File: design.v
module alu(A, B, selector, R, flagZ, flagN, flagC);
    parameter BUS_SIZE = 32;
    input[BUS_SIZE - 1: 0] A;
    input[BUS_SIZE - 1: 0] B;
    input[2: 0] selector;
    output flagZ;
    output flagN;
    output reg flagC;
    output reg [BUS_SIZE - 1 : 0] R;
	always @(A, B, selector)
	begin
		flagC = 1'b0;
		if (selector == 3'b000)	
			{flagC, R} = A + B;
		else if (selector == 3'b001)
			R = A - B;
		else if (selector == 3'b010)
			R = A & B;
		else if (selector == 3'b011)
			R = A | B;
		else if (selector == 3'b100)
			R = A ^ B;
		else 
			R = {BUS_SIZE{1'b0}};
	end 
	assign flagZ = ~(|R);
	assign flagN = R[BUS_SIZE - 1];
endmodule
module extend_sign(dataIn, dataOut);
	parameter BUS_IN = 16;
	parameter BUS_SIZE = 32;
	input [BUS_IN - 1 : 0] dataIn;
	output [BUS_SIZE - 1 : 0] dataOut;
	assign dataOut = {{(BUS_SIZE - BUS_IN){dataIn[BUS_IN - 1]}}, dataIn};
endmodule 
module register(D, Q, enable, clk, rst);
	parameter BUS_SIZE = 32;
	input [BUS_SIZE - 1 : 0] D;
	input enable;
	input clk;
	input rst;
	output reg [BUS_SIZE - 1 : 0] Q;
	always @(posedge clk)
	begin
		if (rst)
			Q <= {BUS_SIZE{1'b0}};
		else if(enable)
			Q <= D;
	end
endmodule
module ports(
    input [2:0] portWrite,
    input valueWrite,
    input enWrite,
    output [7:0] valuePort,
    input clk,
    input rst
    );
	reg [7:0] enable;
	always @(portWrite, valueWrite)
	begin
		case(portWrite)
			3'd0:	enable = {{7{1'b0}}, 1'b1};
			3'd1:	enable = {{6{1'b0}}, 1'b1, {1{1'b0}}};
			3'd2:	enable = {{5{1'b0}}, 1'b1, {2{1'b0}}};
			3'd3:	enable = {{4{1'b0}}, 1'b1, {3{1'b0}}};
			3'd4:	enable = {{3{1'b0}}, 1'b1, {4{1'b0}}};
			3'd5:	enable = {{2{1'b0}}, 1'b1, {5{1'b0}}};
			3'd6:	enable = {{1{1'b0}}, 1'b1, {6{1'b0}}};
			3'd7:	enable = {1'b1, {7{1'b0}}};
		endcase 	
	end
	genvar i;
	generate
		for (i = 0; i < 8; i = i + 1)
		begin: GENERATE_REGISTERS_BLOCK
			register #(.BUS_SIZE(1)) regi (
				.D(valueWrite),
				.Q(valuePort[i]),
				.enable(enable[i] & enWrite),
				.clk(clk),
				.rst(rst)
			);
		end
	endgenerate
endmodule
module port_memory(dirSelect, enWrMemory, enWrPort, selectRead, inputPorts, valueWriteMem);
    input [7:0] dirSelect;
    output reg enWrMemory;
    output reg enWrPort;
    output reg selectRead;
    input [1:0] inputPorts;
    output reg [31:0] valueWriteMem;
    always @(*) begin
        selectRead = 1'b0;
        valueWriteMem = 32'b0;
        enWrMemory = 1'b0;
        enWrPort = 1'b0;
        if (dirSelect < 7'd8)
        begin
            enWrMemory = 1'b0;
            enWrPort = 1'b1;
        end else if (dirSelect == 7'd8 || dirSelect == 7'd9) begin
            selectRead = 1'b1;
            if (dirSelect == 7'd8) begin
                valueWriteMem = {{31'b0}, inputPorts[0]};              
            end else begin
                valueWriteMem = {{31'b0}, inputPorts[1]};
            end
        end else begin
            enWrMemory = 1'b1;
            enWrPort = 1'b0;
        end
    end
endmodule
module sram(outA, outB, clk, enWrite, writeData, dirWrite, dirA, dirB);
	parameter BUS_SIZE = 32;
	parameter DIR_SIZE_INTERNAL = 5;
	parameter MEM_SIZE = 32;
	input clk;
	input enWrite;
	input [BUS_SIZE - 1 : 0] writeData;
	input [DIR_SIZE_INTERNAL - 1 : 0] dirWrite;
	input [DIR_SIZE_INTERNAL - 1 : 0] dirA;
	input [DIR_SIZE_INTERNAL - 1 : 0] dirB;
	output [BUS_SIZE - 1 : 0] outA;
	output [BUS_SIZE - 1 : 0] outB;
	reg [BUS_SIZE - 1 : 0] MEM [0 : MEM_SIZE - 1];
	assign outA = (dirA == {DIR_SIZE_INTERNAL{1'b0}}) ? {BUS_SIZE{1'b0}} : MEM[dirA];
	assign outB = (dirB == {DIR_SIZE_INTERNAL{1'b0}}) ? {BUS_SIZE{1'b0}} : MEM[dirB];
	always @(posedge clk)
	begin
		if (enWrite)
			MEM[dirWrite] <= writeData;
	end	
endmodule 
module program_counter(clk, rst, enable, dirInBranch, dirInJump, dirSel, dirOut);
	parameter DIR_SIZE = 32;
	input clk;
	input rst;
	input enable;
	input [1 : 0] dirSel;
	input [DIR_SIZE - 1 : 0] dirInBranch;
	input [DIR_SIZE - 1 : 0] dirInJump;
	output reg [DIR_SIZE - 1 : 0] dirOut;
	wire [DIR_SIZE - 1 : 0] dirBranch_src, dirJump_src, dirNormal, dirOut_src;	
	reg [DIR_SIZE - 1 : 0] dirOut_A, dirOut_B, dirBranch, dirJump;
	assign dirOut_src = dirSel[0] == 1'b1 ? dirBranch : (dirSel[1] == 1'b1 ? dirJump_src : dirNormal);
	assign dirBranch_src = dirOut_B + dirInBranch;	
	assign dirJump_src = dirOut_B + dirInJump;
	assign dirNormal = dirOut + {{(DIR_SIZE - 1){1'b0}}, 1'b1};
	always @(posedge clk) begin
	   if (rst)
	       dirOut <= {DIR_SIZE{1'b0}};
	   else
	       dirOut <= dirOut_src;
	end	
	always @(posedge clk) begin
	   if (rst) begin
	       dirOut_A <= {DIR_SIZE{1'b0}};
	       dirOut_B <= {DIR_SIZE{1'b0}};
	       dirJump <= {DIR_SIZE{1'b0}};
	       dirBranch <= {DIR_SIZE{1'b0}};
	   end else begin
	       dirOut_A <= dirOut;
	       dirOut_B <= dirOut_A;
	       dirJump <= dirJump_src;
	       dirBranch <= dirBranch_src;
	   end
	end
endmodule 
module control_path(opCode, functionCode, MemaReg, enWrSram, ALUSelector, enWriteMemory, enablePC, fteALU, clk, rst, regDst, flagZ, dirSelPC);
	parameter BUS_SIZE = 32;
	parameter DIR_SIZE = 32;
	parameter OPC_SIZE = BUS_SIZE;
	input [6 - 1 : 0] opCode;
	input [6 - 1 : 0] functionCode;
	input clk;
	input rst;
	input flagZ;
	output reg MemaReg;
	output reg enWrSram;
	output reg [2 : 0] ALUSelector;
	output reg fteALU;
	output reg enWriteMemory;
	output reg enablePC;
	output reg regDst;
	output [1:0] dirSelPC;	
	reg branch_src;
	reg branch_A;
	reg branch_B;
	reg jump;
	reg regDst_src;
	reg [2 : 0] ALUSelector_src;
	reg fteALU_src;
	reg enWriteMemory_src; 
	reg enWriteMemory_A;
	reg MemaReg_src;
	reg MemaReg_A;
	reg MemaReg_B;
	reg enWrSram_src;
	reg enWrSram_A;
	reg enWrSram_B;
	always @(posedge clk) begin
	   if (rst) begin
	       regDst <= 1'b0;
	       ALUSelector <= 3'b000;
	       fteALU <= 1'b0;
	       branch_A <= 1'b0;
	       branch_B <= 1'b0;
	       enWriteMemory_A <= 1'b0;
	       enWriteMemory <= 1'b0;
	       MemaReg_A <= 1'b0;
	       MemaReg_B <= 1'b0;
	       MemaReg <= 1'b0;
	       enWrSram <= 1'b0;
	       enWrSram_A <= 1'b0;
	       enWrSram_B <= 1'b0;
	   end else begin
	       regDst <= regDst_src;
	       fteALU <= fteALU_src;
	       ALUSelector <= ALUSelector_src;
	       branch_A <= branch_src;
	       branch_B <= branch_A;
	       enWriteMemory_A <= enWriteMemory_src;
	       enWriteMemory <= enWriteMemory_A;
	       MemaReg_A <= MemaReg_src;
	       MemaReg_B <= MemaReg_A;
	       MemaReg <= MemaReg_B;
	       enWrSram_A <= enWrSram_src;
	       enWrSram_B <= enWrSram_A;
	       enWrSram <= enWrSram_B;
	   end
	end
	assign dirSelPC = {jump, branch_B & flagZ};
	always @(opCode, functionCode)
	begin
		MemaReg_src = 1'b0;
		enWrSram_src = 1'b0;
		ALUSelector_src = 3'b000;
		enWriteMemory_src = 1'b0;
		branch_src = 1'b0;
		jump = 1'b0;
		enablePC = 1'b1;
		fteALU_src = 1'b0;
		regDst_src = 1'b0;		
		if (opCode == 6'b0) begin
			regDst_src = 1'b1;
			case (functionCode)
				6'b100000: begin  
					ALUSelector_src = 3'b000;
                    enWrSram_src = 1'b1;
                end
				6'b100010: begin  
					ALUSelector_src = 3'b001;
                    enWrSram_src = 1'b1;
                end
				6'b100100: begin 
					ALUSelector_src = 3'b010;
                    enWrSram_src = 1'b1;
                end
				6'b100101: begin 
					ALUSelector_src = 3'b011;
                    enWrSram_src = 1'b1;
                end
				6'b100110: begin 
					ALUSelector_src = 3'b100;
                    enWrSram_src = 1'b1;
                end
				6'b000000: begin 
					ALUSelector_src = 3'b000;
			     end
				default: begin
					ALUSelector_src = 3'b000;
					enWrSram_src = 1'b0;
                end
			endcase
		end
		else begin
			case(opCode)
				6'b100011: begin  
					enWrSram_src = 1'b1;	
					fteALU_src = 1'b1;
					MemaReg_src = 1'b1;
				end
				6'b101011: begin  
					fteALU_src = 1'b1;
					enWriteMemory_src = 1'b1;
					regDst_src = 1'b0;
					MemaReg_src = 1'b0;
				end
				6'b000100: begin  
					branch_src = 1'b1;
					ALUSelector_src = 3'b001;
					regDst_src = 1'b0;	
					MemaReg_src = 1'b0;
				end
				6'b000010: begin  
					jump = 1'b1;
					regDst_src = 1'b0;
					fteALU_src = 1'b0;
					branch_src = 1'b0;	
					MemaReg_src = 1'b0;
					ALUSelector_src = 3'b000;
				end
				6'b001111: begin  
					regDst_src = 1'b0;
					fteALU_src = 1'b1;
					enWrSram_src = 1'b1;
				end
				6'b001000: begin  
				    fteALU_src = 1'b1;
					ALUSelector_src = 3'b000;
					enWrSram_src = 1'b1;
					regDst_src = 1'b0;
				end
				6'b001100: begin  
				    fteALU_src = 1'b1;
					ALUSelector_src = 3'b010;	
					enWrSram_src = 1'b1;
					regDst_src = 1'b0;
				end
				6'b001101: begin  
				    fteALU_src = 1'b1;
					ALUSelector_src = 3'b011;
					enWrSram_src = 1'b1;
					regDst_src = 1'b0; 
				end
				6'b001110: begin  
				    fteALU_src = 1'b1;
					ALUSelector_src = 3'b100;	
					enWrSram_src = 1'b1;
					regDst_src = 1'b0;
				end
				default: begin
					enWrSram_src = 1'b0;
					regDst_src = 1'b0;
					fteALU_src = 1'b0;
				end
			endcase
		end
	end
endmodule 
module data_path(opCode, MemaReg, enWrSram, ALUSelector, enablePC, fteALU, clk, rst, regDst, flagZ, dirSelPC, ALU_res_memory, outMemory_memory, DRB_reg_file_memory, imem_addr, imem_data);
	parameter BUS_SIZE = 32;
	parameter DIR_SIZE = BUS_SIZE;
	parameter OPC_SIZE = BUS_SIZE; 
	parameter DIR_SIZE_INTERNAL = 5;  
	input clk;
	input rst;
	input MemaReg;
	input enWrSram;
	input [2 : 0] ALUSelector;
	input enablePC;
	input fteALU;
	input regDst;
	output reg flagZ;
	input [1:0] dirSelPC;
	output [BUS_SIZE - 1 : 0] ALU_res_memory;
	input [BUS_SIZE - 1 : 0] outMemory_memory;
	output [BUS_SIZE - 1 : 0] DRB_reg_file_memory;	
	output [7 : 0] imem_addr;
	input [OPC_SIZE - 1 : 0] imem_data;
	output [OPC_SIZE - 1 : 0] opCode;
	wire [BUS_SIZE - 1 : 0] ALU_res;
	wire [BUS_SIZE - 1 : 0] DW_reg_file;	
	wire [BUS_SIZE - 1 : 0] ALU_inB;
	wire [BUS_SIZE - 1 : 0] extendedData6;
	wire [DIR_SIZE - 1 : 0] dirPC;
	wire [DIR_SIZE_INTERNAL - 1 : 0] dirWriteRF;
	wire flagN, flagC;
	reg [OPC_SIZE - 1 : 0] opCode_reg;
	wire [OPC_SIZE - 1 : 0] opCode_src;
	reg [BUS_SIZE - 1 : 0] DRA_reg_file_reg;
    reg [BUS_SIZE - 1 : 0] DRB_reg_file_reg;
    reg [BUS_SIZE - 1 : 0] DRB_B_reg_file_reg;
	wire [BUS_SIZE - 1 : 0] DRA_reg_file_src;
	wire [BUS_SIZE - 1 : 0] DRB_reg_file_src;
	wire [BUS_SIZE - 1 : 0] ALU_res_src;
	reg [BUS_SIZE - 1 : 0] ALU_res_reg;
	reg [BUS_SIZE - 1 : 0] ALU_B_res_reg;
	wire flagZ_src;
	wire [DIR_SIZE_INTERNAL - 1 : 0] RtE_src;
	reg [DIR_SIZE_INTERNAL - 1 : 0] RtE_reg;
	wire [DIR_SIZE_INTERNAL - 1 : 0] RdE_src;
	reg [DIR_SIZE_INTERNAL - 1 : 0] RdE_reg;
	wire [DIR_SIZE_INTERNAL - 1 : 0] dirWriteRF_src;
	reg [DIR_SIZE_INTERNAL - 1 : 0] dirWriteRFA_reg;
	reg [DIR_SIZE_INTERNAL - 1 : 0] dirWriteRFB_reg;
	reg [BUS_SIZE - 1 : 0] outMemory_reg;
	wire [BUS_SIZE - 1 : 0] extendedData16_src;
	reg [BUS_SIZE - 1 : 0] extendedData16_reg;
	assign RtE_src = opCode_reg[15 : 11];
	assign RdE_src = opCode_reg[20 : 16];
	assign opCode = opCode_reg;
	assign ALU_res_memory = ALU_res_reg;
	always @(posedge clk) begin
	   if (rst) begin
	       opCode_reg <= {OPC_SIZE{1'b0}};
	       DRA_reg_file_reg <= {BUS_SIZE{1'b0}};
	       DRB_reg_file_reg <= {BUS_SIZE{1'b0}};
	       DRB_B_reg_file_reg <= {BUS_SIZE{1'b0}};
	       ALU_res_reg <= {BUS_SIZE{1'b0}};
	       ALU_B_res_reg <= {BUS_SIZE{1'b0}};
	       RtE_reg <= {DIR_SIZE_INTERNAL{1'b0}};
	       RdE_reg <= {DIR_SIZE_INTERNAL{1'b0}};
	       dirWriteRFA_reg <= {DIR_SIZE_INTERNAL{1'b0}};
	       dirWriteRFB_reg <= {DIR_SIZE_INTERNAL{1'b0}};
	       outMemory_reg <= {BUS_SIZE{1'b0}};
	       extendedData16_reg <= {BUS_SIZE{1'b0}};
	       flagZ <= 1'b0;
	   end else begin
	       opCode_reg <= opCode_src;
	       DRA_reg_file_reg <= DRA_reg_file_src;
	       DRB_reg_file_reg <= DRB_reg_file_src;
	       DRB_B_reg_file_reg <= DRB_reg_file_reg; 
	       ALU_res_reg <= ALU_res_src;
	       ALU_B_res_reg <= ALU_res_reg;
	       RdE_reg <= RdE_src;
	       RtE_reg <= RtE_src;
	       dirWriteRFA_reg <= dirWriteRF_src;
	       dirWriteRFB_reg <= dirWriteRFA_reg;
	       outMemory_reg <= outMemory_memory;
	       flagZ <= flagZ_src;
	       extendedData16_reg <= extendedData16_src;
	   end	   
	end
	assign DW_reg_file = MemaReg ? outMemory_reg : ALU_B_res_reg;
	assign ALU_inB = fteALU ? extendedData16_reg : DRB_reg_file_reg;
	assign dirWriteRF_src = regDst ? RtE_reg : RdE_reg;
	assign DRB_reg_file_memory = DRB_B_reg_file_reg; 
	sram #(.BUS_SIZE(BUS_SIZE), .DIR_SIZE_INTERNAL(DIR_SIZE_INTERNAL)) RegFile (
		.outA(DRA_reg_file_src),
		.outB(DRB_reg_file_src),
		.clk(clk),
		.enWrite(enWrSram),
		.writeData(DW_reg_file),
		.dirWrite(dirWriteRFB_reg),  
		.dirA(opCode_reg[25 : 21]),  
		.dirB(opCode_reg[20 : 16])  
	);
	assign imem_addr = dirPC[7 : 0];
	assign opCode_src = imem_data;
	alu #(.BUS_SIZE(BUS_SIZE)) MyALU (
		.A(DRA_reg_file_reg),
		.B(ALU_inB),
		.selector(ALUSelector),
		.R(ALU_res_src),
		.flagZ(flagZ_src),
		.flagN(flagN),
		.flagC(flagC)
	);
	extend_sign #(.BUS_IN(16), .BUS_SIZE(BUS_SIZE)) ex_signal16(
		.dataIn(opCode_reg[15 : 0]),
		.dataOut(extendedData16_src)
	);
	extend_sign #(.BUS_IN(26), .BUS_SIZE(BUS_SIZE)) ex_signal6(
		.dataIn(opCode_reg[25 : 0]),
		.dataOut(extendedData6)
	);
	program_counter #(.DIR_SIZE(DIR_SIZE)) MyPC(
		.clk(clk),
		.rst(rst),
		.enable(enablePC),
		.dirInBranch(extendedData16_reg),
		.dirInJump(extendedData6),
		.dirSel(dirSelPC),
		.dirOut(dirPC)
	);
endmodule 
module microprocessor(clk, rst, outputPorts, inputPorts, imem_addr, imem_data, dmem_addr, dmem_we, dmem_wdata, dmem_rdata);
	parameter BUS_SIZE = 32;
	parameter DIR_SIZE = BUS_SIZE;
	parameter OPC_SIZE = BUS_SIZE; 
	parameter DIR_SIZE_INTERNAL = 5;  
	input clk;
	input rst;
	input [1:0] inputPorts;
	output [7:0] outputPorts;
	output [7:0] imem_addr;
	input [31:0] imem_data;
	output [7:0] dmem_addr;
	output dmem_we;
	output [31:0] dmem_wdata;
	input [31:0] dmem_rdata;
	wire MemaReg;
	wire rst_n;
	wire enWrSram;
	wire [2 : 0] ALUSelector;
	wire enWriteMemory;
	wire branch;
	wire jump;
	wire enablePC;
	wire fteALU;
	wire regDst;
	wire [OPC_SIZE - 1 : 0] opCode;
	wire flagZ;
	wire [1:0] dirSelPC;
	wire [BUS_SIZE - 1 : 0] outMemory;
	wire [BUS_SIZE - 1 : 0] DRB_reg_file;
	wire [BUS_SIZE - 1 : 0] ALU_res;	
	assign rst_n = rst;
	data_path #(.BUS_SIZE(BUS_SIZE), .DIR_SIZE(DIR_SIZE)) myData(
		.opCode(opCode),
		.MemaReg(MemaReg),
		.enWrSram(enWrSram),
		.ALUSelector(ALUSelector),
		.enablePC(enablePC),
		.fteALU(fteALU),
		.clk(clk),
		.rst(rst_n),
		.regDst(regDst),
		.dirSelPC(dirSelPC),
		.flagZ(flagZ),
		.ALU_res_memory(ALU_res),
		.outMemory_memory(outMemory),
		.DRB_reg_file_memory(DRB_reg_file),
		.imem_addr(imem_addr),
		.imem_data(imem_data)
	);
	control_path #(.BUS_SIZE(BUS_SIZE), .DIR_SIZE(DIR_SIZE)) myControl(
		.opCode(opCode[31:26]),
		.functionCode(opCode[5:0]),
		.MemaReg(MemaReg),
		.enWrSram(enWrSram),
		.ALUSelector(ALUSelector),
		.enWriteMemory(enWriteMemory),
		.fteALU(fteALU),
		.enablePC(enablePC),
		.clk(clk),
		.rst(rst_n),
		.regDst(regDst),
		.dirSelPC(dirSelPC),
		.flagZ(flagZ)	
	);
	wire [7:0] dirmemory;
	wire enablePortsController;
	wire enableMemoryController;
	wire selectReadMemory;
	wire [31:0] valueWriteMemAlt, memoryOut;
	assign dirmemory = ALU_res[7:0];
	assign dmem_addr = dirmemory;
	assign dmem_we = enWriteMemory & enableMemoryController;
	assign dmem_wdata = DRB_reg_file;
	assign memoryOut = dmem_rdata;
	assign outMemory = !selectReadMemory ? memoryOut : valueWriteMemAlt;
	port_memory cont_mem(
	   .dirSelect(dirmemory),
	   .enWrMemory(enableMemoryController),
	   .enWrPort(enablePortsController),
	   .selectRead(selectReadMemory),
	   .inputPorts(inputPorts),
	   .valueWriteMem(valueWriteMemAlt)
	);
	ports pt(
        .portWrite(dirmemory[2:0]),
        .valueWrite(DRB_reg_file[0]),
        .enWrite(enablePortsController & enWriteMemory),
        .valuePort(outputPorts),
        .clk(clk),
        .rst(rst_n)
	);
endmodule 
File: run.sh
#!/bin/bash
# the make line also repeats each setting of config.mk as NAME=value (left out here)
make -C /OpenROAD-flow-scripts/flow DESIGN_CONFIG=/design/flow/config.mk WORK_HOME=/design/flow/orfs CLKGATE_MAP_FILE= finish
File: config.mk
export PLATFORM = sky130hd
export DESIGN_NAME = microprocessor
export DESIGN_NICKNAME = microprocessor
export VERILOG_FILES = /design/flow/design.v
export SDC_FILE = /design/flow/constraint.sdc
export NUM_CORES = 4
export LEC_CHECK = 0
export CAP_MARGIN = 20
export CORE_MARGIN = 2
export CORE_UTILIZATION = 58
export SLEW_MARGIN = 20
export TNS_END_PERCENT = 5
File: constraint.sdc
create_clock -name core_clock -period 4.87 [get_ports {clk}]
set_input_delay 0.9740 -clock core_clock [delete_from_list [all_inputs] [get_ports {clk}]]
set_output_delay 0.9740 -clock core_clock [all_outputs]
set_load 0.01 [all_outputs]
==> flow_metrics.env, run 1 <==
# physical design summary
export IMPL_run_status="complete, no violations"
export IMPL_synthTopCellsByArea="edfxtp_1 (48%), dfxtp_1 (10%), mux4_2 (9.1%)"
export IMPL_rsz0062_at_grt="false"
export IMPL_synthMuxAreaShare_pct=18.4
export IMPL_wl_per_cell_um=32.2
export IMPL_synth_simple_gate_area_share_pct=6.29
export IMPL_drt_total_wl_um=203000
export IMPL_viasPerCell=6.83
export IMPL_synthArstFlopShare_pct=0
export IMPL_fill_cells=7890
export IMPL_overflow=0
export IMPL_critPathSlowestCell="a211oi_1"
export IMPL_num_vias=43200
export IMPL_top_cell_area_share_pct=48.4
export IMPL_ys_seq_elements=1345
export IMPL_ys_seq_share_pct=58.5
export IMPL_comb_power_mw=3.07
export IMPL_drt_pass1_iterations=5
export IMPL_ys_cells=4717
export IMPL_finalClockPeriodUsage_pct=92.3
export IMPL_yosys_area_sq_um=63500
export IMPL_dieArea_sq_um=112000
export IMPL_postCtsSetupRepairBufs=0
export IMPL_clock_root_buffer="clkbuf_16"
export IMPL_holdPathStages=1
export IMPL_yosysTopAreaCell="edfxtp_1"
export IMPL_htree_levels=4
export IMPL_maxCapViolCount=0
export IMPL_top_power_group="registers"
export IMPL_min_from="myData.ALU_res_reg[25]"
export IMPL_crit_chain="buf_12, clkinv_1, a21oi_1, ha_1, inv_1, a21oi_1, o31ai_1, a211oi_1, o21ai_1, a2111oi_0, a31oi_1, a22oi_1, nor2b_1, and4_1, and4b_1"
export IMPL_clk_pin_slew_ps=60
export IMPL_antenna_found_initial=9
export IMPL_met3_usage_pct=7.54
export IMPL_worst_slew_pin_transition_ps=1120
export IMPL_critical_path_top_delay_family="AND-OR/OR-AND gates"
export IMPL_path_common_cell="a21oi_1"
export IMPL_grt_total_usage_pct=36.1
export IMPL_grtUsageMet1_pct=48.5
export IMPL_crit_cells=15
export IMPL_fa_ha_area_share_pct=2.45
export IMPL_fin_cells=6317
export IMPL_slew_violations=0
export IMPL_warnings=98
export IMPL_aoi_share_pct=10.5
export IMPL_xor_area_share_pct=0.786
export IMPL_drcViolationCount=0
export IMPL_skew_ps=24.6
export IMPL_synthTopLogicFamily="multiplexers"
export IMPL_die_w_um=335
export IMPL_num_io_pins=125
export IMPL_most_common_cell="edfxtp_1"
export IMPL_clk_power_mw=11.1
export IMPL_grt_start_max_net_pins=172
export IMPL_cts_tree="built"
export IMPL_syn_avg_cell_area_sq_um=13.5
export IMPL_core_area_sq_um=109000
export IMPL_relSlewSlack_pct=25.0
export IMPL_grt_busiest_layer="met2"
export IMPL_p_clk_share_pct=41.2
export IMPL_cts_sinks=1345
export IMPL_synth_area_sq_um=63500
export IMPL_power_report_internal_total_mw=20.2
export IMPL_crit_path_end="myData.flagZ"
export IMPL_cp_end_kind="flop"
export IMPL_place_hpwl_um=129000
export IMPL_ys_types=90
export IMPL_fp_utilization_pct=58.4
export IMPL_setup_viol=0
export IMPL_worstPathArrival_ps=5180
export IMPL_place_inst=6052
export IMPL_fin_tns_setup_ps=0
export IMPL_crit_fanout=17
export IMPL_sequentialPowerShare_pct=47.3
export IMPL_power_leakage_nw=24.2
export IMPL_ant_nets=0
export IMPL_std_cell_rows=121
export IMPL_syn_nets=4907
export IMPL_postSynthCellCount=4717
export IMPL_cts_resized=0
export IMPL_startpoint="myControl.fteALU"
export IMPL_reg2reg_from="myControl.fteALU"
export IMPL_fin_crit_ps=4500
export IMPL_ff_type="edfxtp_1"
export IMPL_r2r_end="myData.flagZ"
export IMPL_areaGrowthSynthToFinish_pct=12.9
export IMPL_yosysWarnings=8
export IMPL_place_congestion=0.981
export IMPL_cp_data_required_time_ps=5550
export IMPL_clock_latency_ps=760
export IMPL_hold_buffers=0
export IMPL_numCtsBuffers=142
export IMPL_clock_fmax_ghz=0.222
export IMPL_clock_path_buffers=3
export IMPL_gr_usage_met2_pct=57.3
export IMPL_portBuffers=124
export IMPL_p_sw_mw=6.72
export IMPL_synth_edff_count=1024
export IMPL_fin_nets=4972
export IMPL_hold_path_end="myData.ALU_B_res_reg[25]"
export IMPL_drt_iter0_markers=4666
export IMPL_powerDensity_nw_per_um2=376
export IMPL_crit_buf_inv=3
export IMPL_critPathMaxStageDelay_ps=500
export IMPL_grt_pass1_vias=42400
export IMPL_powerSeq_mw=12.7
export IMPL_final_hold_violation_count=0
export IMPL_irDropWorstVdd_v=0.000469
export IMPL_rrSetupSlack_ps=370
export IMPL_combPwrFrac_pct=11.4
export IMPL_worstSetupPathType="reg -> reg"
export IMPL_worstSetupStartpointType="flop"
export IMPL_hp_class="reg -> reg"
export IMPL_die_h_um=335
export IMPL_switching_share_pct=25.0
export IMPL_common_cells="edfxtp_1 (1,024), a21oi_1 (451), mux2i_1 (409)"
export IMPL_grt_pass1_wl_um=290000
export IMPL_r2r_cells=15
per-stage QoR:
stage	power [mW]	setup WS, ps	area (sq um)	utilization [%]	hold slack [ps]
after detailed placement	16.0	469	66900	61.5	424
after global routing	27.7	121	71700	65.9	444
after global placement	16.0	578	66900	61.5	417
after CTS	26.9	418	71700	65.9	437
final	26.9	374	71700	65.9	430
after floorplan	14.9	657	63500	-	403
routing by layer:
layer / vias to the layer above / wire [um]
met5: - / 13
met4: 2 / 9360
met3: 514 / 19700
met2: 2469 / 95000
met1: 21700 / 79100
li1: 18400 / -
area by class of cell:
class	instances	area [sq um]	share of cell area, %
flip-flops and latches	1345	37200	51.9
clock buffers	184	3980	5.55
inverters	138	518	0.723
well taps	1414	1770	2.47
diodes	5	12.5	0.0175
multi-input cells	2889	24700	34.5
repair buffers	266	2660	3.71
clock inverters	76	812	1.13
==> inputs of run 2 (changes only) <==
Settings changed: ABC_AREA set to 0, CAP_MARGIN 20 to 0, CELL_PAD_IN_SITES_DETAIL_PLACEMENT set to 0, CORE_ASPECT_RATIO set to 0.96, CORE_UTILIZATION 58 to 70, CTS_CLUSTER_DIAMETER set to 221, GPL_ROUTABILITY_DRIVEN set to 1, MIN_ROUTING_LAYER set to met1, SETUP_SLACK_MARGIN set to 0.73, TNS_END_PERCENT 5 to 75.
Clock period 4.87 ns to 2.81 ns, I/O delays scaled along.
==> run 2 against run 1 <==
  * The flow now stops in 5_1_grt
  * Die size decreased by 17%
  * Synthesized cell count unchanged
  * Synthesized area is the same
==> flow_metrics.env, run 2 <==
# implementation run metrics
export IMPL_run_status="aborted with a tool error"
export IMPL_failed_stage="5_1_grt"
export IMPL_synth_edff_count=1024
export IMPL_syn_nets=4907
export IMPL_placed_area_sq_um=70700
export IMPL_place_congestion=1.01
export IMPL_synth_area_sq_um=63500
export IMPL_die_h_um=299
export IMPL_synthTopLogicFamily="multiplexers"
export IMPL_synth_simple_gate_area_share_pct=6.29
export IMPL_yosysWarnings=8
export IMPL_clock_root_buffer="clkbuf_16"
export IMPL_yosys_area_sq_um=63500
export IMPL_place_hpwl_um=131000
export IMPL_die_w_um=311
export IMPL_most_common_cell="edfxtp_1"
export IMPL_ff_type="edfxtp_1"
export IMPL_yosysTopAreaCell="edfxtp_1"
export IMPL_synthArstFlopShare_pct=0
export IMPL_std_cell_rows=108
export IMPL_synthMuxAreaShare_pct=18.4
export IMPL_ys_types=90
export IMPL_postSynthCellCount=4717
export IMPL_xor_area_share_pct=0.786
export IMPL_dieArea_sq_um=93200
export IMPL_common_cells="edfxtp_1 (1,024), a21oi_1 (451), mux2i_1 (409)"
export IMPL_top_cell_area_share_pct=48.4
export IMPL_htree_levels=4
export IMPL_fp_utilization_pct=70.5
export IMPL_fa_ha_area_share_pct=2.45
export IMPL_aoi_share_pct=10.5
export IMPL_portBuffers=124
export IMPL_ys_seq_share_pct=58.5
export IMPL_numCtsBuffers=136
export IMPL_syn_avg_cell_area_sq_um=13.5
export IMPL_ys_seq_elements=1345
export IMPL_hold_buffers=0
export IMPL_clock_path_buffers=3
export IMPL_core_area_sq_um=90100
export IMPL_num_io_pins=125
export IMPL_cts_sinks=1345
export IMPL_ys_cells=4717
export IMPL_synthTopCellsByArea="edfxtp_1 (48%), dfxtp_1 (10%), mux4_2 (9.1%)"
==> run 2: timing repair <==
action | 4_1_cts
setup buffers | 139
setup endpoints to repair | 363
pin swaps | 141
gates cloned | 25
endpoints found under the hold margin | 0
gates resized | 384
==> run 2: stage by stage <==
step	instances	power [mW]	worst slack, ps	hold WS [ps]
3_3_place_gp	6306	28.7	-1000	416
4_1_cts	6710	47.3	-1110	337
2_1_floorplan	4717	25.9	-680	403
3_5_place_dp	6306	28.8	-1150	422
==> inputs of run 3 (changes only) <==
Settings changed: ABC_AREA 0 to 1, CAP_MARGIN 0 to 20, CELL_PAD_IN_SITES_DETAIL_PLACEMENT 0 to not set, CORE_ASPECT_RATIO 0.96 to 1.26, CORE_UTILIZATION 70 to 72, CTS_CLUSTER_DIAMETER 221 to 394, CTS_CLUSTER_SIZE set to 10, GPL_ROUTABILITY_DRIVEN 1 to not set, HOLD_SLACK_MARGIN set to 0.28, MAX_ROUTING_LAYER set to met4, MIN_ROUTING_LAYER met1 to not set, SETUP_SLACK_MARGIN 0.73 to 0.67, TNS_END_PERCENT 75 to 5.
Clock period 2.81 ns to 2.42 ns, I/O delays scaled along.
==> run 3 against run 2 <==
  * The flow again stops in 5_1_grt
  * Die size is 0.15% higher
  * Synthesized cell count is 55% higher
  * Synthesized area rose by 3.0%
==> flow_metrics.env, run 3 <==
# implementation run metrics
export IMPL_dieArea_sq_um=93300
export IMPL_most_common_cell="nor2_1"
export IMPL_clock_path_buffers=3
export IMPL_die_w_um=273
export IMPL_ys_seq_share_pct=56.8
export IMPL_numCtsBuffers=152
export IMPL_ys_types=47
export IMPL_synth_area_sq_um=65400
export IMPL_die_h_um=342
export IMPL_syn_nets=7482
export IMPL_num_io_pins=125
export IMPL_std_cell_rows=124
export IMPL_synth_simple_gate_area_share_pct=15.3
export IMPL_htree_levels=4
export IMPL_pre_cts_slack_ps=-853
export IMPL_yosys_area_sq_um=65400
export IMPL_core_area_sq_um=90500
export IMPL_ys_cells=7292
export IMPL_cts_sinks=1345
export IMPL_ys_seq_elements=1345
export IMPL_portBuffers=124
export IMPL_synthMuxAreaShare_pct=0.551
export IMPL_top_cell_area_share_pct=47.0
export IMPL_synthTopLogicFamily="AND-OR/OR-AND gates"
export IMPL_clock_root_buffer="clkbuf_16"
export IMPL_yosysWarnings=8
export IMPL_xor_area_share_pct=0.0536
export IMPL_syn_avg_cell_area_sq_um=8.97
export IMPL_synthTopCellsByArea="edfxtp_1 (47%), nor2_1 (10%), o21ai_0 (9.9%)"
export IMPL_run_status="aborted with a tool error"
export IMPL_synthArstFlopShare_pct=0
export IMPL_yosysTopAreaCell="edfxtp_1"
export IMPL_place_hpwl_um=156000
export IMPL_synth_edff_count=1024
export IMPL_aoi_share_pct=18.9
export IMPL_fp_utilization_pct=72.3
export IMPL_postSynthCellCount=7292
export IMPL_place_congestion=1.14
export IMPL_common_cells="nor2_1 (1,787), o21ai_0 (1,289), edfxtp_1 (1,024)"
export IMPL_fa_ha_area_share_pct=2.38
export IMPL_place_inst=8765
export IMPL_failed_stage="5_1_grt"
export IMPL_ff_type="edfxtp_1"
## run 3: what timing repair did
item                                   CTS
gates resized                          473
pin swaps                               99
endpoints found under the hold margin   98
gates cloned                             8
setup endpoints to repair              775
buffers inserted                        71
hold buffers                            46
## run 3: per-stage QoR
step | instance area (sq um) | power, mW | utilization (%)
2_1_floorplan | 65600 | 30.6 | -
3_3_place_gp | 72700 | 34.5 | 80.4
3_5_place_dp | 72700 | 34.7 | 80.4
4_1_cts | 80000 | 56.3 | 88.5
==> inputs of run 4 (changes only) <==
Settings changed: ABC_AREA 1 to not set, CAP_MARGIN 20 to 30, CELL_PAD_IN_SITES_DETAIL_PLACEMENT set to 0, CORE_ASPECT_RATIO 1.26 to 0.96, CORE_MARGIN 2 to 8, CORE_UTILIZATION 72 to 65, CTS_CLUSTER_DIAMETER 394 to 270, CTS_CLUSTER_SIZE 10 to not set, GPL_ROUTABILITY_DRIVEN set to 1, HOLD_SLACK_MARGIN 0.28 to not set, MAX_ROUTING_LAYER met4 to not set, MIN_ROUTING_LAYER set to met1, SETUP_SLACK_MARGIN 0.67 to not set, TNS_END_PERCENT 5 to 75.
Clock period 2.42 ns to 2.81 ns, I/O delays scaled along.
==> run 4 against run 3 <==
  * The layout now fails its checks (negative setup slack)
  * Die size grew 16%
  * Synthesized area shrank 2.9%
  * Synthesized cell count shrank 35%
==> flow_metrics.env, run 4 <==
# physical design summary
export IMPL_run_status="complete, but fails checks"
export IMPL_so_violations="negative setup slack"
export IMPL_power_leakage_nw=26.8
export IMPL_xor_area_share_pct=0.786
export IMPL_fin_crit_ps=3770
export IMPL_met3_usage_pct=9.30
export IMPL_p_clk_share_pct=38.5
export IMPL_grtUsageMet1_pct=48.7
export IMPL_most_common_cell="edfxtp_1"
export IMPL_sequentialPowerShare_pct=46.7
export IMPL_hold_buffers=0
export IMPL_clk_power_mw=18.2
export IMPL_irDropWorstVdd_v=0.000783
export IMPL_fp_utilization_pct=65.5
export IMPL_fin_tns_setup_ps=-9900
export IMPL_placed_area_sq_um=70600
export IMPL_synth_area_sq_um=63500
export IMPL_crit_cells=15
export IMPL_top_cell_area_share_pct=48.4
export IMPL_overflow=0
export IMPL_crit_fanout=4
export IMPL_fill_cells=5727
export IMPL_finalClockPeriodUsage_pct=134
export IMPL_hold_path_end="myData.opCode_reg[16]"
export IMPL_cts_sinks=1345
export IMPL_pre_cts_slack_ps=-1160
export IMPL_ff_type="edfxtp_1"
export IMPL_clk_pin_slew_ps=60
export IMPL_grt_pass1_wl_um=298000
export IMPL_core_area_sq_um=97000
export IMPL_hp_class="in -> reg"
export IMPL_crit_path_end="myData.flagZ"
export IMPL_register_area_sq_um=37200
export IMPL_yosys_area_sq_um=63500
export IMPL_stdcell_area_sq_um=76500
export IMPL_worstSetupPathType="reg -> reg"
export IMPL_r2r_end="myData.flagZ"
export IMPL_die_h_um=322
export IMPL_ys_seq_share_pct=58.5
export IMPL_critPathSlowestCell="a221o_2"
export IMPL_warnings=99
export IMPL_powerSeq_mw=22.0
export IMPL_synth_simple_gate_area_share_pct=6.29
export IMPL_ys_cells=4717
export IMPL_combPwrFrac_pct=14.8
export IMPL_clock_path_buffers=3
export IMPL_ant_nets=0
export IMPL_synthTopCellsByArea="edfxtp_1 (48%), dfxtp_1 (10%), mux4_2 (9.1%)"
export IMPL_grt_pass1_vias=46200
export IMPL_synth_edff_count=1024
export IMPL_fin_nets=5430
export IMPL_place_congestion=0.969
export IMPL_yosysTopAreaCell="edfxtp_1"
export IMPL_clock_root_buffer="clkbuf_16"
export IMPL_clock_latency_ps=760
export IMPL_power_mw=47.2
export IMPL_common_cells="edfxtp_1 (1,024), a21oi_1 (451), mux2i_1 (409)"
export IMPL_critPathMaxStageDelay_ps=390
export IMPL_grt_start_max_net_pins=148
export IMPL_fa_ha_area_share_pct=2.45
export IMPL_worst_slew_pin_transition_ps=1020
export IMPL_cp_data_required_time_ps=3480
export IMPL_yosysWarnings=8
export IMPL_rrSetupSlack_ps=-960
export IMPL_gr_usage_met2_pct=58.0
export IMPL_cp_end_kind="flop"
export IMPL_synthMuxAreaShare_pct=18.4
export IMPL_syn_avg_cell_area_sq_um=13.5
export IMPL_postSynthCellCount=4717
export IMPL_wl_per_cell_um=31.0
export IMPL_setup_viol=25
export IMPL_comb_area_sq_um=26000
export IMPL_r2r_cells=15
export IMPL_aoi_share_pct=10.5
export IMPL_finalWorstSetupSlack_ps=-964
export IMPL_switching_share_pct=25.1
export IMPL_syn_nets=4907
export IMPL_place_hpwl_um=130000
export IMPL_powerDensity_nw_per_um2=617
export IMPL_reg2reg_from="myControl.fteALU"
export IMPL_antenna_found_initial=7
export IMPL_clock_fmax_ghz=0.265
export IMPL_htree_levels=4
export IMPL_worstPathArrival_ps=4450
export IMPL_power_report_internal_total_mw=35.4
export IMPL_viasPerCell=6.92
export IMPL_rsz0062_at_grt="true"
export IMPL_skew_ps=48.0
export IMPL_drt_iter0_markers=6317
export IMPL_slew_violations=0
export IMPL_drt_total_wl_um=206000
export IMPL_numCtsBuffers=136
export IMPL_drcViolationCount=0
export IMPL_cts_tree="built"
export IMPL_maxCapViolCount=0
export IMPL_synthArstFlopShare_pct=0
export IMPL_crit_chain="buf_6, buf_6, mux2i_4, inv_2, fa_2, a21o_1, a221o_2, xor2_1, a221oi_2, nand4_1, a2111oi_4, nand4_1, nor4_2, and4_1, and4b_1"
export IMPL_die_w_um=335
export IMPL_crit_buf_inv=3
export IMPL_areaGrowthSynthToFinish_pct=20.5
export IMPL_p_sw_mw=11.8
export IMPL_synthTopLogicFamily="multiplexers"
export IMPL_num_io_pins=125
export IMPL_grt_total_usage_pct=37.4
export IMPL_ys_seq_elements=1345
export IMPL_final_hold_violation_count=0
export IMPL_worstSetupStartpointType="flop"
export IMPL_startpoint="myControl.fteALU"
export IMPL_holdWs_ps=361
export IMPL_portBuffers=124
export IMPL_std_cell_rows=112
export IMPL_comb_power_mw=6.98
export IMPL_drt_pass1_iterations=8
export IMPL_num_vias=46100
export IMPL_critical_path_top_delay_family="AND-OR/OR-AND gates"
export IMPL_min_from="imem_data[16]"
export IMPL_holdPathStages=2
export IMPL_top_power_group="registers"
export IMPL_ys_types=90
export IMPL_grt_busiest_layer="met2"
export IMPL_dieArea_sq_um=108000
export IMPL_relSlewSlack_pct=31.8
run 4: what timing repair did:
| action | in CTS | in global routing |
|---|---|---|
| setup endpoints to repair | 27 | 27 |
| pin swaps | 45 | 30 |
| buffers inserted | 19 | 8 |
| cloned | 1 | 0 |
| gates resized | 165 | 85 |
run 4: final cells by class:
type / count / area share (%)
flip-flops and latches: 1345 / 48.6
multi-input cells: 2889 / 33.9
repair buffers: 730 / 8.75
clock buffers: 187 / 5.01
well taps: 1311 / 2.14
clock inverters: 58 / 0.814
inverters: 138 / 0.683
diodes: 4 / 0.0131
run 4: per-layer routing:
metal | vias to the layer above | wire length, um
met5 | - | 27
met4 | 4 | 12600
met3 | 839 | 25700
met2 | 3368 | 94100
met1 | 22500 | 73900
li1 | 19400 | -
run 4: through the flow:
| stage | std cells | utilization (%) |
|---|---|---|
| 2_1_floorplan | 4717 | - |
| 3_3_place_gp | 6390 | 72.8 |
| 3_5_place_dp | 6390 | 72.8 |
| 4_1_cts | 6651 | 78.4 |
| 5_1_grt | 6658 | 78.9 |
| 6_report | 6662 | 78.9 |
==> inputs of run 5 (changes only) <==
Settings changed: CELL_PAD_IN_SITES_DETAIL_PLACEMENT 0 to 1, CORE_UTILIZATION 65 to 26, PLACE_DENSITY_LB_ADDON set to 0.27.
Clock period 2.81 ns to 3.99 ns, I/O delays scaled along.
==> run 5 against run 4 <==
  * The run now finishes clean
  * Via count fell by 4.0%
  * Global-route usage fell by 20 points
  * Hold slack better by 75 ps
  * Fmax down 3.0%
  * Clock skew fell by 25 ps
  * Register-to-register slack improved by 1100 ps
  * Combinational power decreased by 36%
  * Core utilization fell by 47 points
  * Largest power group unchanged
==> flow_metrics.env, run 5 <==
# physical design summary
export IMPL_final_hold_violation_count=0
export IMPL_clock_fmax_ghz=0.257
export IMPL_worstSetupStartpointType="flop"
export IMPL_critPathMaxStageDelay_ps=360
export IMPL_hold_buffers=0
export IMPL_drt_total_wl_um=236000
export IMPL_drt_pass1_iterations=6
export IMPL_clock_path_buffers=3
export IMPL_fa_ha_area_share_pct=2.45
export IMPL_die_w_um=520
export IMPL_fin_nets=5204
export IMPL_crit_path_end="myData.flagZ"
export IMPL_htree_levels=4
export IMPL_cts_sinks=1345
export IMPL_p_clk_share_pct=41.7
export IMPL_stdcell_area_sq_um=76700
export IMPL_synthTopLogicFamily="multiplexers"
export IMPL_synthMuxAreaShare_pct=18.4
export IMPL_viasPerCell=5.29
export IMPL_fin_cells=8364
export IMPL_fin_crit_ps=3890
export IMPL_die_h_um=500
export IMPL_postSynthCellCount=4717
export IMPL_crit_buf_inv=6
export IMPL_min_from="myData.ALU_res_reg[14]"
export IMPL_num_vias=44300
export IMPL_synth_simple_gate_area_share_pct=6.29
export IMPL_warnings=90
export IMPL_slew_violations=0
export IMPL_crit_fanout=6
export IMPL_critPathSlowestCell="dfxtp_4"
export IMPL_pre_cts_slack_ps=-251
export IMPL_grt_pass1_vias=46000
export IMPL_path_common_cell="buf_4"
export IMPL_aoi_share_pct=10.5
export IMPL_power_leakage_nw=25.7
export IMPL_ff_type="edfxtp_1"
export IMPL_place_hpwl_um=150000
export IMPL_ys_seq_share_pct=58.5
export IMPL_run_status="complete, no violations"
export IMPL_clock_root_buffer="clkbuf_16"
export IMPL_grt_pass1_wl_um=335000
export IMPL_drcViolationCount=0
export IMPL_antenna_found_initial=9
export IMPL_drt_iter0_markers=4175
export IMPL_crit_chain="buf_8, buf_12, mux2i_2, ha_1, buf_4, clkinvlp_4, nor4_4, buf_4, o211ai_1, buf_4, a31o_4, a21oi_4, a41oi_2, xnor2_1, nand2_1, and4_1, and4_1, and4b_1"
export IMPL_ys_cells=4717
export IMPL_num_io_pins=125
export IMPL_most_common_cell="edfxtp_1"
export IMPL_core_area_sq_um=243000
export IMPL_wl_per_cell_um=28.2
export IMPL_critical_path_top_delay_family="simple AND/OR/NAND/NOR gates"
export IMPL_maxCapViolCount=0
export IMPL_combPwrFrac_pct=12.9
export IMPL_numCtsBuffers=154
export IMPL_fp_utilization_pct=26.2
export IMPL_synth_area_sq_um=63500
export IMPL_top_power_group="registers"
export IMPL_comb_power_mw=4.44
export IMPL_grt_start_max_net_pins=88
export IMPL_syn_avg_cell_area_sq_um=13.5
export IMPL_place_inst=8068
export IMPL_startpoint="myControl.fteALU"
export IMPL_synthArstFlopShare_pct=0
export IMPL_p_sw_mw=8.76
export IMPL_portBuffers=124
export IMPL_areaGrowthSynthToFinish_pct=20.7
export IMPL_powerSeq_mw=15.6
export IMPL_worstSetupPathType="reg -> reg"
export IMPL_reg2reg_from="myControl.fteALU"
export IMPL_grt_total_usage_pct=17.4
export IMPL_skew_ps=22.7
export IMPL_finalWorstSetupSlack_ps=98.2
export IMPL_holdPathStages=1
export IMPL_std_cell_rows=177
export IMPL_rrSetupSlack_ps=100
export IMPL_overflow=0
export IMPL_synthTopCellsByArea="edfxtp_1 (48%), dfxtp_1 (10%), mux4_2 (9.1%)"
export IMPL_hp_class="reg -> reg"
export IMPL_relSlewSlack_pct=30.2
export IMPL_setup_viol=0
export IMPL_crit_cells=18
export IMPL_cp_end_kind="flop"
export IMPL_clk_pin_slew_ps=60
export IMPL_fill_cells=25700
export IMPL_top_cell_area_share_pct=48.4
export IMPL_place_congestion=0.889
export IMPL_yosysTopAreaCell="edfxtp_1"
export IMPL_r2r_end="myData.flagZ"
export IMPL_powerDensity_nw_per_um2=447
export IMPL_syn_nets=4907
export IMPL_clk_power_mw=14.3
export IMPL_sequentialPowerShare_pct=45.4
export IMPL_cts_tree="built"
export IMPL_hold_path_end="myData.ALU_B_res_reg[14]"
export IMPL_common_cells="edfxtp_1 (1,024), a21oi_1 (451), mux2i_1 (409)"
export IMPL_postLayoutCoreUtil_pct=31.6
export IMPL_yosys_area_sq_um=63500
export IMPL_placed_area_sq_um=70900
export IMPL_worstPathArrival_ps=4580
export IMPL_worst_slew_pin_transition_ps=1050
export IMPL_yosysWarnings=8
export IMPL_cp_data_required_time_ps=4680
export IMPL_r2r_cells=18
export IMPL_ys_types=90
export IMPL_xor_area_share_pct=0.786
export IMPL_power_report_internal_total_mw=25.5
export IMPL_irDropWorstVdd_v=0.000446
export IMPL_clock_latency_ps=790
export IMPL_synth_edff_count=1024
export IMPL_ys_seq_elements=1345
export IMPL_dieArea_sq_um=260000
export IMPL_finalClockPeriodUsage_pct=97.5
export IMPL_switching_share_pct=25.6
export IMPL_ant_nets=0
## run 5: cell type report
type | count | area (sq um) | area share [%]
inverters | 138 | 526 | 0.685
flip-flops and latches | 1345 | 37200 | 48.5
repair buffers | 486 | 4590 | 5.98
multi-input cells | 2889 | 25200 | 32.9
diodes | 2 | 5.00 | 0.00653
clock inverters | 67 | 614 | 0.801
well taps | 3222 | 4030 | 5.26
clock buffers | 215 | 4460 | 5.82
## run 5: timing repair
item	CTS	global route
gates cloned	0	1
pin swaps	7	28
buffers inserted	2	8
resized	32	87
setup endpoints to repair	6	7
## run 5: metal layers
layer  track usage (%)  share of wire, %
met1              23.4                43
met2              28.3                46
met3              2.93               6.6
met4              6.31               3.8
met5                 0            0.0064
## run 5: stage by stage
step	TNS, ps	power (mW)	hold slack [ps]
CTS	0	34.4	415
global placement	-575	20.0	418
detailed placement	-427	20.0	428
global route	-26.9	35.4	452
floorplan	0	18.1	403
finish	0	34.3	436
==> inputs of run 6 (changes only) <==
Settings changed: CAP_MARGIN 30 to 20, CELL_PAD_IN_SITES_DETAIL_PLACEMENT 1 to not set, CORE_ASPECT_RATIO 0.96 to not set, CORE_MARGIN 8 to 2, CORE_UTILIZATION 26 to 52, CTS_CLUSTER_DIAMETER 270 to not set, GPL_ROUTABILITY_DRIVEN 1 to not set, MIN_ROUTING_LAYER met1 to not set, PLACE_DENSITY_LB_ADDON 0.27 to not set, TNS_END_PERCENT 75 to not set.
Clock period 3.99 ns to 4.03 ns, I/O delays scaled along.
==> run 6 against run 5 <==
  * Synthesized cell count did not move
  * Critical path depth rose by 1
  * Via count fell by 1.4%
  * Largest power group unchanged
  * Die size fell by 52%
  * Critical path type unchanged
  * Clock-buffer cell count fell by 9
  * Setup slack improved by 78 ps
==> flow_metrics.env, run 6 <==
# physical design summary
export IMPL_critical_path_top_delay_family="AND-OR/OR-AND gates"
export IMPL_cp_data_required_time_ps=4690
export IMPL_hold_buffers=0
export IMPL_grt_pass1_vias=42700
export IMPL_run_status="complete, no violations"
export IMPL_fin_crit_ps=3850
export IMPL_portBuffers=124
export IMPL_place_inst=6403
export IMPL_top_cell_area_share_pct=48.4
export IMPL_synth_simple_gate_area_share_pct=6.29
export IMPL_htree_levels=4
export IMPL_drt_pass1_iterations=5
export IMPL_path_common_cell="buf_4"
export IMPL_synthTopLogicFamily="multiplexers"
export IMPL_cp_end_kind="flop"
export IMPL_clock_latency_ps=790
export IMPL_ys_types=90
export IMPL_die_w_um=353
export IMPL_cts_tree="built"
export IMPL_ys_cells=4717
export IMPL_drt_total_wl_um=210000
export IMPL_place_hpwl_um=131000
export IMPL_rrSetupSlack_ps=180
export IMPL_crit_cells=19
export IMPL_rsz0062_at_grt="false"
export IMPL_slew_violations=0
export IMPL_yosysTopAreaCell="edfxtp_1"
export IMPL_viasPerCell=6.54
export IMPL_stdcell_area_sq_um=73400
export IMPL_reg2reg_from="myControl.fteALU"
export IMPL_fin_nets=5120
export IMPL_synth_edff_count=1024
export IMPL_num_io_pins=125
export IMPL_ant_nets=0
export IMPL_combPwrFrac_pct=12.5
export IMPL_clk_power_mw=13.3
export IMPL_syn_nets=4907
export IMPL_hold_path_end="myData.ALU_B_res_reg[23]"
export IMPL_aoi_share_pct=10.5
export IMPL_syn_avg_cell_area_sq_um=13.5
export IMPL_p_clk_share_pct=40.6
export IMPL_top_power_group="registers"
export IMPL_clock_path_buffers=3
export IMPL_dieArea_sq_um=125000
export IMPL_ys_seq_elements=1345
export IMPL_antenna_found_initial=4
export IMPL_crit_path_end="myData.flagZ"
export IMPL_synthMuxAreaShare_pct=18.4
export IMPL_grt_total_usage_pct=33.4
export IMPL_yosysWarnings=8
export IMPL_die_h_um=353
export IMPL_startpoint="myControl.fteALU"
export IMPL_holdPathStages=1
export IMPL_fa_ha_area_share_pct=2.45
export IMPL_cts_sinks=1345
export IMPL_fin_tns_setup_ps=0
export IMPL_setup_viol=0
export IMPL_common_cells="edfxtp_1 (1,024), a21oi_1 (451), mux2i_1 (409)"
export IMPL_clock_root_buffer="clkbuf_16"
export IMPL_crit_buf_inv=6
export IMPL_num_vias=43600
export IMPL_power_mw=32.8
export IMPL_worstSetupStartpointType="flop"
export IMPL_clock_fmax_ghz=0.259
export IMPL_yosys_area_sq_um=63500
export IMPL_crit_chain="clkbuf_16, clkinv_1, buf_4, a21oi_1, ha_1, buf_4, nor4_1, buf_4, nand4_1, a31oi_1, a211oi_1, buf_4, o21ai_1, a2111oi_0, a31oi_1, a22oi_1, nor2b_1, and4_1, and4b_1"
export IMPL_powerSeq_mw=15.4
export IMPL_std_cell_rows=128
export IMPL_finalClockPeriodUsage_pct=95.6
export IMPL_clk_pin_slew_ps=60
export IMPL_irDropWorstVdd_v=0.000447
export IMPL_skew_ps=32.0
export IMPL_overflow=0
export IMPL_areaGrowthSynthToFinish_pct=15.5
export IMPL_powerDensity_nw_per_um2=447
export IMPL_place_congestion=0.971
export IMPL_grt_start_max_net_pins=166
export IMPL_warnings=96
export IMPL_power_report_internal_total_mw=24.5
export IMPL_wl_per_cell_um=31.5
export IMPL_numCtsBuffers=146
export IMPL_ff_type="edfxtp_1"
export IMPL_ys_seq_share_pct=58.5
export IMPL_worstSetupPathType="reg -> reg"
export IMPL_critPathSlowestCell="dfxtp_4"
export IMPL_synthArstFlopShare_pct=0
export IMPL_power_leakage_nw=25.1
export IMPL_core_area_sq_um=122000
export IMPL_hp_class="reg -> reg"
export IMPL_drcViolationCount=0
export IMPL_relSlewSlack_pct=29.0
export IMPL_most_common_cell="edfxtp_1"
export IMPL_sequentialPowerShare_pct=46.9
export IMPL_drt_iter0_markers=4860
export IMPL_grt_pass1_wl_um=301000
export IMPL_maxCapViolCount=0
export IMPL_min_from="myData.ALU_res_reg[23]"
export IMPL_worstPathArrival_ps=4510
export IMPL_switching_share_pct=25.4
export IMPL_placed_area_sq_um=68400
export IMPL_synth_area_sq_um=63500
export IMPL_final_hold_violation_count=0
export IMPL_fp_utilization_pct=52.2
export IMPL_fin_cells=6677
export IMPL_crit_fanout=12
export IMPL_synthTopCellsByArea="edfxtp_1 (48%), dfxtp_1 (10%), mux4_2 (9.1%)"
export IMPL_p_sw_mw=8.32
export IMPL_worst_slew_pin_transition_ps=1060
export IMPL_r2r_end="myData.flagZ"
export IMPL_xor_area_share_pct=0.786
export IMPL_comb_power_mw=4.09
export IMPL_r2r_cells=19
export IMPL_postSynthCellCount=4717
export IMPL_postLayoutCoreUtil_pct=60.4
export IMPL_critPathMaxStageDelay_ps=400
==> run 6: cell type report <==
class,count,area [sq um]
tap,1625,2030
timing repair buffer,410,3940
antenna,1,2.50
sequential,1345,37200
fill,9469,48200
inverter,138,518
clock buffer,206,4140
multi-input combinational,2889,24900
clock inverter,63,618
==> run 6: timing repair <==
action                                  in CTS  in global routing
gates cloned                                 0                  1
endpoints found under the setup margin       1                  5
setup buffers                                0                  3
resized                                      3                 44
pin swaps                                    2                  6
==> run 6: routing by layer <==
layer / up-vias / share of wire [%] / global-route usage, %
met3: 451 / 8.9 / 5.96
met1: 22200 / 41 / 47.1
met4: 2 / 3.8 / 12.1
met2: 2245 / 46 / 52.3
met5: - / 0.0062 / 0
li1: 18700 / - / -
==> run 6: through the flow <==
step | hold WS, ps | worst slack (ps)
floorplan | 403 | 38.1
global placement | 418 | -98.9
CTS | 395 | 2.83
detailed placement | 425 | -50.3
finish | 425 | 176
global route | 433 | 7.66
==> inputs of run 7 (changes only) <==
Settings changed: CAP_MARGIN 20 to 30, CELL_PAD_IN_SITES_DETAIL_PLACEMENT set to 1, CORE_ASPECT_RATIO set to 0.96, CORE_MARGIN 2 to 8, CORE_UTILIZATION 52 to 26, CTS_CLUSTER_DIAMETER set to 270, GPL_ROUTABILITY_DRIVEN set to 1, MAX_ROUTING_LAYER set to met4, MIN_ROUTING_LAYER set to met2, PLACE_DENSITY_LB_ADDON set to 0.05, SLEW_MARGIN 20 to 25, TNS_END_PERCENT set to 75.
Clock period 4.03 ns to 3.99 ns, I/O delays scaled along.
==> run 7 against run 6 <==
  * The layout now fails its checks (negative setup slack)
  * Register-to-register slack worse by 270 ps
  * Setup slack worse by 270 ps
  * Synthesized area unchanged
  * Synthesized cell count unchanged
  * Die size up 110%
  * Hold slack worse by 140 ps
  * Critical path type unchanged
==> flow_metrics.env, run 7 <==
# physical design summary
export IMPL_switching_share_pct=27.6
export IMPL_power_leakage_nw=26.6
export IMPL_holdPathStages=2
export IMPL_hp_class="in -> reg"
export IMPL_portBuffers=124
export IMPL_cp_data_required_time_ps=4790
export IMPL_pre_cts_slack_ps=-477
export IMPL_r2r_cells=15
export IMPL_cts_sinks=1345
export IMPL_ys_types=90
export IMPL_synth_edff_count=1024
export IMPL_syn_avg_cell_area_sq_um=13.5
export IMPL_fin_crit_ps=4090
export IMPL_critPathSlowestCell="a221o_1"
export IMPL_xor_area_share_pct=0.786
export IMPL_comb_power_mw=5.13
export IMPL_cp_end_kind="flop"
export IMPL_rrSetupSlack_ps=-100
export IMPL_drt_iter0_markers=8145
export IMPL_clock_root_buffer="clkbuf_16"
export IMPL_irDropWorstVdd_v=0.000415
export IMPL_fa_ha_area_share_pct=2.45
export IMPL_run_status="complete, but fails checks"
export IMPL_placed_area_sq_um=72300
export IMPL_grt_total_usage_pct=32.5
export IMPL_cts_tree="built"
export IMPL_drcViolationCount=0
export IMPL_top_cell_area_share_pct=48.4
export IMPL_die_h_um=500
export IMPL_clock_path_buffers=3
export IMPL_synthTopCellsByArea="edfxtp_1 (48%), dfxtp_1 (10%), mux4_2 (9.1%)"
export IMPL_clk_power_mw=15.2
export IMPL_yosysTopAreaCell="edfxtp_1"
export IMPL_fin_nets=5364
export IMPL_die_w_um=520
export IMPL_reg2reg_from="myControl.fteALU"
export IMPL_num_io_pins=125
export IMPL_aoi_share_pct=10.5
export IMPL_fin_cells=8565
export IMPL_worstSetupPathType="reg -> reg"
export IMPL_final_hold_violation_count=0
export IMPL_fill_cells=25500
export IMPL_warnings=91
export IMPL_comb_area_sq_um=25300
export IMPL_overflow=0
export IMPL_ff_type="edfxtp_1"
export IMPL_setup_viol=1
export IMPL_clk_pin_slew_ps=70
export IMPL_grt_pass1_wl_um=383000
export IMPL_antenna_found_initial=2
export IMPL_rsz0062_at_grt="true"
export IMPL_crit_buf_inv=2
export IMPL_dieArea_sq_um=260000
export IMPL_crit_chain="clkbuf_16, mux2i_4, ha_1, buf_4, nor2b_1, o211ai_1, nand3_1, nor2_4, xnor2_1, a221o_1, a2111oi_4, nand4_1, nor4_2, and4_1, and4b_1"
export IMPL_top_power_group="registers"
export IMPL_syn_nets=4907
export IMPL_synth_area_sq_um=63500
export IMPL_htree_levels=4
export IMPL_crit_path_end="myData.flagZ"
export IMPL_powerDensity_nw_per_um2=458
export IMPL_fp_utilization_pct=26.2
export IMPL_place_congestion=0.891
export IMPL_place_inst=8211
export IMPL_startpoint="myControl.fteALU"
export IMPL_min_from="rst"
export IMPL_worst_slew_pin_transition_ps=1080
export IMPL_postSynthCellCount=4717
export IMPL_r2r_end="myData.flagZ"
export IMPL_drt_total_wl_um=278000
export IMPL_postLayoutCoreUtil_pct=32.4
export IMPL_grt_pass1_vias=69100
export IMPL_ys_seq_share_pct=58.5
export IMPL_drt_pass1_iterations=9
export IMPL_hold_path_end="myData.extendedData16_reg[6]"
export IMPL_power_report_internal_total_mw=26.0
export IMPL_register_area_sq_um=37200
export IMPL_viasPerCell=6.88
export IMPL_critPathMaxStageDelay_ps=420
export IMPL_ys_cells=4717
export IMPL_crit_cells=15
export IMPL_stdcell_area_sq_um=78500
export IMPL_grt_start_max_net_pins=78
export IMPL_finalClockPeriodUsage_pct=102
export IMPL_hold_buffers=0
export IMPL_common_cells="edfxtp_1 (1,024), a21oi_1 (451), mux2i_1 (409)"
export IMPL_p_clk_share_pct=42.4
export IMPL_relSlewSlack_pct=28.2
export IMPL_std_cell_rows=177
export IMPL_synthMuxAreaShare_pct=18.4
export IMPL_slew_violations=0
export IMPL_p_sw_mw=9.93
export IMPL_synthArstFlopShare_pct=0
export IMPL_place_hpwl_um=173000
export IMPL_worstSetupStartpointType="flop"
export IMPL_critical_path_top_delay_family="simple AND/OR/NAND/NOR gates"
export IMPL_ant_nets=0
export IMPL_num_vias=59000
export IMPL_crit_fanout=10
export IMPL_numCtsBuffers=164
export IMPL_combPwrFrac_pct=14.3
export IMPL_powerSeq_mw=15.6
export IMPL_wl_per_cell_um=32.4
export IMPL_synthTopLogicFamily="multiplexers"
export IMPL_clock_latency_ps=850
export IMPL_core_area_sq_um=243000
export IMPL_sequentialPowerShare_pct=43.3
export IMPL_maxCapViolCount=0
export IMPL_areaGrowthSynthToFinish_pct=23.6
export IMPL_yosysWarnings=8
export IMPL_clock_fmax_ghz=0.245
export IMPL_skew_ps=39.2
export IMPL_finalWorstSetupSlack_ps=-95.4
export IMPL_most_common_cell="edfxtp_1"
export IMPL_so_violations="negative setup slack"
export IMPL_yosys_area_sq_um=63500
export IMPL_synth_simple_gate_area_share_pct=6.29
export IMPL_ys_seq_elements=1345
export IMPL_worstPathArrival_ps=4880
## run 7: through the flow
stage	hold slack, ps	setup TNS [ps]	total power, mW
2_1_floorplan	403	0	18.1
3_5_place_dp	424	-1810	20.6
4_1_cts	216	0	35.7
5_1_grt	258	-420	37.1
3_3_place_gp	420	-1600	20.6
6_report	283	-95.4	36.0
## run 7: cell type report
cell class / count / area share (%)
Clock buffer: 221 / 5.86
Inverter: 138 / 0.666
Clock inverter: 84 / 0.915
Sequential cell: 1345 / 47.4
Tap cell: 3222 / 5.14
Timing Repair Buffer: 636 / 7.73
Antenna cell: 30 / 0.0956
Multi-Input combinational cell: 2889 / 32.2
## run 7: repair_timing
item	in CTS	in global routing
buffers inserted	4	8
endpoints found under the setup margin	10	10
gates cloned	0	1
pin swaps	11	22
gates resized	37	92
## run 7: routing by layer
layer / share of wire, % / GRT usage (%) / up-vias
met4: 4.5 / 3.98 / 0
met5: 0 / - / -
met3: 45 / 44.4 / 1224
met1: 0 / - / 19500
li1: - / - / 19200
met2: 51 / 37.1 / 19000
Power and IR drop assume default switching activity.
